// mul_A
module mul_A (CLK, RESETn, a, b, y);
	parameter bw = 32;
	input [bw-1:0] a, b;
	input CLK;
	input RESETn;
	output [2*bw-1:0] y;
	reg [bw-1:0] a_pipe [bw-1:0];
	reg [bw-1:0] b_pipe [bw-1:0];
	reg [2*bw-1:0] partials [bw-1:0];
	genvar i, j;
	for(i=0; i<bw; i=i+1) begin : gen1
		always@(posedge CLK) begin
			if(!RESETn) begin
				a_pipe[i] <= 0;
				b_pipe[i] <= 0;
				partials[i] <= 0;
			end
			else begin
				if(i==0) begin
					a_pipe[i] <= a;
					b_pipe[i] <= b;
					partials[i] <=(a_pipe[i][i] ? b_pipe[i] << i : 0);
				end
				else begin
					a_pipe[i] <= a_pipe[i-1];
					b_pipe[i] <= b_pipe[i-1];
					partials[i] <=(a_pipe[i][i] ? b_pipe[i] << i : 0) + partials[i-1];
				end				
			end
		end
	end
	assign y = partials[bw-1];
endmodule
Size in the first run: ~14000 cells after synthesis, ~3100 flip-flops, roughly 140000 sq um of cells after synthesis.
clock: 5.0 ns
lec_check: 0
cap_margin: 20
cell_pad_in_sites_detail_placement: 2
core_margin: 2
core_utilization: 40
cts_cluster_diameter: 74
slew_margin: 20
tns_end_percent: 65
run.sh (not shown) runs the stock make flow with config.mk's settings and CLKGATE_MAP_FILE=.
The baseline produced a layout that fails on capacitance limit, slew limit, setup timing.
Change:
==> flow/config.mk (replaced) <==
export PLATFORM = sky130hd
export DESIGN_NAME = mul_A
export DESIGN_NICKNAME = mul_A
export VERILOG_FILES = /design/flow/design.v
export SDC_FILE = /design/flow/constraint.sdc
export NUM_CORES = 4
export LEC_CHECK = 0
export CAP_MARGIN = 20
export CORE_MARGIN = 2
export CORE_UTILIZATION = 72
export CTS_CLUSTER_SIZE = 31
export SETUP_SLACK_MARGIN = 0.97
export SLEW_MARGIN = 20
==> flow/constraint.sdc (replaced) <==
create_clock -name core_clock -period 3.64 [get_ports {CLK}]
set_input_delay 0.7280 -clock core_clock [delete_from_list [all_inputs] [get_ports {CLK}]]
set_output_delay 0.7280 -clock core_clock [all_outputs]
set_load 0.01 [all_outputs]
Now the flow never finished: it broke off in 5_1_grt, error ODB-0269; die size decreases by about 44%; area after synthesis does not change; synthesized cell count stays the same.
Change:
--- a/flow/config.mk
+++ b/flow/config.mk
@@ -8,6 +8,6 @@
 export CAP_MARGIN = 20
 export CORE_MARGIN = 2
-export CORE_UTILIZATION = 72
-export CTS_CLUSTER_SIZE = 31
-export SETUP_SLACK_MARGIN = 0.97
+export CORE_UTILIZATION = 70
+export CTS_CLUSTER_DIAMETER = 92
+export CTS_CLUSTER_SIZE = 20
 export SLEW_MARGIN = 20
==> flow/constraint.sdc (replaced) <==
create_clock -name core_clock -period 2.88 [get_ports {CLK}]
set_input_delay 0.5760 -clock core_clock [delete_from_list [all_inputs] [get_ports {CLK}]]
set_output_delay 0.5760 -clock core_clock [all_outputs]
set_load 0.01 [all_outputs]
After rerunning: Now the flow produced a layout that fails on setup timing. Synthesized area does not change. Synthesized cell count is unchanged. Die size came out higher by a few percent.

Setup of quartz:
The RTL this note starts from:
==> flow/design.v <==
module mul_A (CLK, RESETn, a, b, y);
	parameter bw = 32;
	input [bw-1:0] a, b;
	input CLK;
	input RESETn;
	output [2*bw-1:0] y;
	reg [bw-1:0] a_pipe [bw-1:0];
	reg [bw-1:0] b_pipe [bw-1:0];
	reg [2*bw-1:0] partials [bw-1:0];
	genvar i, j;
	for(i=0; i<bw; i=i+1) begin : gen1
		always@(posedge CLK) begin
			if(!RESETn) begin
				a_pipe[i] <= 0;
				b_pipe[i] <= 0;
				partials[i] <= 0;
			end
			else begin
				if(i==0) begin
					a_pipe[i] <= a;
					b_pipe[i] <= b;
					partials[i] <=(a_pipe[i][i] ? b_pipe[i] << i : 0);
				end
				else begin
					a_pipe[i] <= a_pipe[i-1];
					b_pipe[i] <= b_pipe[i-1];
					partials[i] <=(a_pipe[i][i] ? b_pipe[i] << i : 0) + partials[i-1];
				end				
			end
		end
	end
	assign y = partials[bw-1];
endmodule
clock: 5.0 ns
lec_check: 0
cap_margin: 20
cell_pad_in_sites_global_placement: 2
core_margin: 2
core_utilization: 40
min_routing_layer: met2
slew_margin: 30
quartz: all stages complete, timing, DRC and antenna checks passed
#### Input delta (sierra over quartz)
Settings: CORE_UTILIZATION: 40 -> 72; MIN_ROUTING_LAYER: met2 -> unset; CELL_PAD_IN_SITES_GLOBAL_PLACEMENT: 2 -> unset; SLEW_MARGIN: 30 -> 20; ABC_AREA: unset -> 1; the clock period (ns, I/O delays scaled along): 5.0 -> 1.45.
[summary]
sierra did not run to completion, as it errored out during 4_1_cts. On share of synthesized cell area in and-or and or-and compound cells: between quartz and sierra, it ends up lower for sierra. Compared with quartz, sierra shows a area share of and/or/nand/nor cells after synthesis that is 8.6 points higher. sierra against quartz: synthesized cell count shows an increase of 12300; cell area after synthesis higher; total placed instance area rose by 64000 um^2; floorplan net count higher. Between sierra and quartz, it is sierra whose average footprint of a synthesized cell is lower, by 34%.
### sierra -> yarrow
Settings: TNS_END_PERCENT newly set to 5; CORE_UTILIZATION changed from 72 to 68; ABC_AREA removed (was 1); CTS_CLUSTER_SIZE newly set to 33; the clock period (ns, I/O delays scaled along) changed from 1.45 to 2.96.
Notes after the runs:
- Sort sierra and yarrow by synthesized area asc -> top: yarrow
- [compare] base=sierra new=yarrow: post-synthesis adder-cell area fraction higher, synthesized cell count lower, placement-stage worst setup slack higher, final weighted congestion in routability-driven placement lower.
- The layout from yarrow, despite a flow that completed every stage, fails the layout checks, with the failing checks listed as negative setup slack.
The inputs of willow differ from those of yarrow as listed below.
Settings: removing TNS_END_PERCENT (formerly 5); setting ABC_AREA to 1 for the first time; changing CORE_UTILIZATION from 68 to 72; changing CTS_CLUSTER_SIZE from 33 to 10; setting SETUP_SLACK_MARGIN to 0.13 for the first time; changing the clock period (ns, I/O delays scaled along) from 2.96 to 1.45.
Notes after the runs:
- willow: aborted in 5_1_grt (tool error)
- When willow is set beside yarrow, its share of synthesized cell area in full adder, half adder and majority cells turns out to be 1.8 points smaller.
- Comparing willow and yarrow, number of cells upsized or downsized after cts is lower on yarrow.
- Going from yarrow to willow, instance count after placement with tap cells included rose by 84%; routability congestion estimate from global placement rose by 12%; post-synth area from yosys stat rose by about 23%; die height rose by about 8%.
- Per the comparison of willow with yarrow, net count after synthesis went up by 12300; area of the die went up by about 16%.
Input-level comparison between cedar and willow:
Settings: CORE_ASPECT_RATIO newly set to 1.28; SETUP_SLACK_MARGIN changed from 0.13 to 0.29; the clock period (ns, I/O delays scaled along) changed from 1.45 to 4.08.
--- outcome ---
The horizontal extent of the die of cedar falls short of that of willow by about 12%.
From cedar to willow, gate count after technology mapping did not move at all.
cedar | status: complete | timing, DRC, antenna: pass
Post-placement cell area (lower): cedar
When cedar is measured against willow, its number of instances in the placed design turns out 2842 lower.
Taking willow as the reference, in cedar number of setup buffers added after CTS lower, last weighted congestion value of the routability-driven placer lower.
Diff willow -> cedar: number of resized instances in the post-cts repair step down 942, area of the core held steady, hold buffer count at CTS lost 65.
Die area: willow vs cedar — no meaningful difference
willow -> cedar: final HPWL from detailed placement decreased by more than 10%

## v53
// mul_A: RTL as listed in full above, without the edits since
export LEC_CHECK = 0
export CAP_MARGIN = 20
export CORE_MARGIN = 2
export CORE_UTILIZATION = 72
export CTS_CLUSTER_DIAMETER = 92
export CTS_CLUSTER_SIZE = 20
export SETUP_SLACK_MARGIN = 0.37
export SLEW_MARGIN = 20
create_clock -name core_clock -period 3.43 [get_ports {CLK}]
[inputs] v52 vs v53
- swapping 0.37 for 1.02 in SETUP_SLACK_MARGIN
- swapping 20 for 33 in CTS_CLUSTER_SIZE
- swapping 92 for 97 in CTS_CLUSTER_DIAMETER
- swapping 3.43 for 3.55 in the clock period (ns, I/O delays scaled along)
==> comparison <==
As the logs show, v52 stopped at global routing (5_1_grt) after a tool error, so it never reached the end of the flow.
From v52 to v53, clock tree buffer depth did not move at all.
Overall die width: v52 vs v53 identical
Taking v53 as the reference, in v52 number of placed instances with taps included down 0.71%, weighted congestion at the end of routability-driven global placement rose 0.0033.
Relative to v53, the half-perimeter wire length after detailed placement measured on v52 has decreased slightly.
Compared to v53, v52 has worst setup slack after placement 150 ps higher.
Compared with v53, number of post-CTS setup repair buffers in v52 increased by more than 100%.
Inputs modified between v52 and v2:
- a deleted CTS_CLUSTER_SIZE that had been 33
- a deleted SETUP_SLACK_MARGIN that had been 1.02
- a change of CORE_UTILIZATION from 72 to 20
- a deleted CTS_CLUSTER_DIAMETER that had been 97
- a change of the clock period (ns, I/O delays scaled along) from 3.55 to 4.2
Results
v2: flow completed, timing, DRC and antenna clean. When v2 is measured against v52, its number of setup buffers added after CTS turns out 727 lower. From v52 to v2 the numbers moved as follows: initial core utilization now sits lower; share of synthesized cell area in and, or, nand and nor gates now sits at about the same level; post-place instance area now sits higher; netlist area before placement now sits at about the same level. As far as gate count of the mapped netlist goes, v2 and v52 are indistinguishable; the numbers are identical.
[inputs] v27 vs v2
- SETUP_SLACK_MARGIN now 0.21, previously not set
- CTS_CLUSTER_SIZE now 33, previously not set
- CORE_UTILIZATION now 72, was 20
- the clock period (ns, I/O delays scaled along) now 3.64, was 4.2
### Flow results
What the final checks of v27 revealed, after a flow that finished every stage, was a layout that fails on negative setup slack.
Looking at critical path startpoint, the a_pipe[26][26] result is from v2; the b_pipe[2][0] one comes from v27.
Taking v27 over v2, the global-route wire length before repair ratio works out to 1.14.
Summary of v27 over v2: global-route usage shows an increase of 27 points, number of standard-cell rows in the floorplan down 143, post-route cell area -about 4%, clock-buffer cell count went down by 28.
